run A:
## Calculator2_0
module Calculator2_0(clk, rst, col, btn, btnres, fil, Sseg, anodos);
	input clk;
	input rst;
	input [3:0] col;
	input btn;
	input btnres;
	output [3:0] fil;
	output [6:0] Sseg;
	output [7:0] anodos;
	wire clk1kHz;
	wire clk20Hz;
	wire [3:0]tecla;
	wire [20:0] Ssegnum1;
	wire [20:0] Ssegnum2;
	wire [6:0] signo1;
	wire [6:0] operador;
	wire [9:0] num1;
	wire [9:0] num2;
	wire sig1;
	wire [1:0] oper;
	wire [19:0] resultado;
	wire [1:0] signo_resultado;
	wire [23:0] dres;
	wire [6:0] CSseg;
	divfreq div(clk, rst, clk1kHz);
	divfreq20 div20(clk, rst, clk20Hz);
	Barrido_filas barfil(clk, rst, clk20Hz, fil);
	Comparador_col comp(clk, rst, fil, col, tecla);
	Conversor print(tecla, CSseg);
	Barrido_displays bardisp(clk, rst, btn, btnres, CSseg, clk1kHz, dres, signo_resultado, Sseg, anodos, Ssegnum1, Ssegnum2, operador, signo1);
	Ssegtobin convsegtobin(clk, rst, Ssegnum1, Ssegnum2, signo1, operador, num1, num2, sig1, oper);
	Operacion op(num1, num2, sig1, oper, resultado, signo_resultado);
	Digitos_result digres(resultado, dres);
endmodule
For scale: ~7700 cells after synthesis, roughly 290 flip-flops, about 27 I/O pins, about 0.057 mm² of cells after synthesis.
clock: 89.1 ns
lec_check: 0
cap_margin: 40
core_aspect_ratio: 0.53
core_margin: 2
core_utilization: 67
max_routing_layer: met4
slew_margin: 20
run.sh (not shown) runs the stock make flow with config.mk's settings and CLKGATE_MAP_FILE=.
Run A: it failed with a tool error in global routing, so there are no final results.
What run B does differently from run A at the input level:
Settings: MAX_ROUTING_LAYER removed (was met4); CAP_MARGIN changed from 40 to 20; CORE_UTILIZATION changed from 67 to 58; CORE_ASPECT_RATIO removed (was 0.53); the clock period (ns, I/O delays scaled along) changed from 89.1 to 58.3.
Results
No crash in run B: every stage finished, but the layout fails its final checks due to max-capacitance violations, max-slew violations, negative setup slack.
Between run A and run B, the placed cell count is lower for run A.
Run A -> run B: synthesized cell count delta 0, exact match
Number of rows created at floorplan for run B is higher than for run A.
Against run A, run B comes in 22% lower on width of the chip.
Summary: worst-case setup slack after placement, run B worse than run A
Going from run A to run B, die area grows by 0.013 mm².
The initial standard-cell utilization of the core reported for run B is smaller than that of run A by 9.8 points.
Going from run A to run B, placer's final routability congestion estimate down 14%, total CTS buffers up 4, yosys cell count flat.
#### Input delta (run C over run B)
Settings: CORE_UTILIZATION: 58 -> 40; the clock period (ns, I/O delays scaled along): 58.3 -> 110.0.
Notes after the runs:
- Run C vs run B: well-tap cell count up in run C
- | floorplan die height | run C vs run B | 20% higher |
- Run C — setup slack 47.37 ns higher, run B as reference
- For run C, the uppermost layer routed was met4, unlike run B, where it was met5.
- Run C completed; timing, DRC and antenna clean
The inputs of run D differ from those of run C as listed below.
Settings: an added MAX_ROUTING_LAYER of met4; a change of CAP_MARGIN from 20 to 15; an added GPL_ROUTABILITY_DRIVEN of 0; an added CORE_ASPECT_RATIO of 0.51; a change of the clock period (ns, I/O delays scaled along) from 110.0 to 65.7.
==> comparison <==
Run C finished every stage and its layout cleared the timing, design-rule and antenna checks.
Run D: all stages done; final checks FAILED (negative setup slack).
Against run C, run D comes in 0.06 ns higher on highest cell delay on the worst timing path.
Diff run C -> run D | cell count along the critical path | up by a few percent
Note that the floorplan die width recorded for run D amounts to 1.4 times the value seen in run C.
Post-placement setup slack was higher in run C than in run D.
Run comparison: run C beginning of the critical path bardisp.Ssegnum2[11]$_SDFFE_PP1P_; run D beginning of the critical path bardisp.Ssegnum2[7]$_SDFFE_PP1P_
Between run D and run C, met3 track demand over resource in global routing is lower for run C, run D comes in above that.
Against run C as the reference, run D delivers a higher utilization after layout.
Input changes introduced in run E (baseline for comparison: run D):
Settings: swapping 0.51 for 0.5 in CORE_ASPECT_RATIO; swapping 40 for 72 in CORE_UTILIZATION; clearing GPL_ROUTABILITY_DRIVEN, which used to be 0; swapping 15 for 5 in CAP_MARGIN; putting SETUP_SLACK_MARGIN at -1.23 where nothing was set; swapping 65.7 for 86.5 in the clock period (ns, I/O delays scaled along).
==> comparison <==
- Compare run D and run E | placement-stage worst setup slack higher: run E
- Diff run D and run E: CTS buffer count higher in run E
- What run D reported for post-cts repair resize count has to be multiplied by 0.26 to get the figure for run E.
- Run E did not finish; a tool error ended it in global routing.
- Count of flip-flops with a built-in enable after synthesis came out exactly the same in run D and run E.
- Number of setup buffers added after CTS delta for run E relative to run D: 91% lower
- Run E ended up with a lower x dimension of the die than run D did.
- Chip height (run E vs. run D) decreases by more than a quarter
- Run E vs run D — final HPWL from detailed placement dropped by a few percent
- Changes observed in run E relative to run D: area of the placeable core lost 45%, number of standard-cell rows in the floorplan fell 27%, die footprint went down.
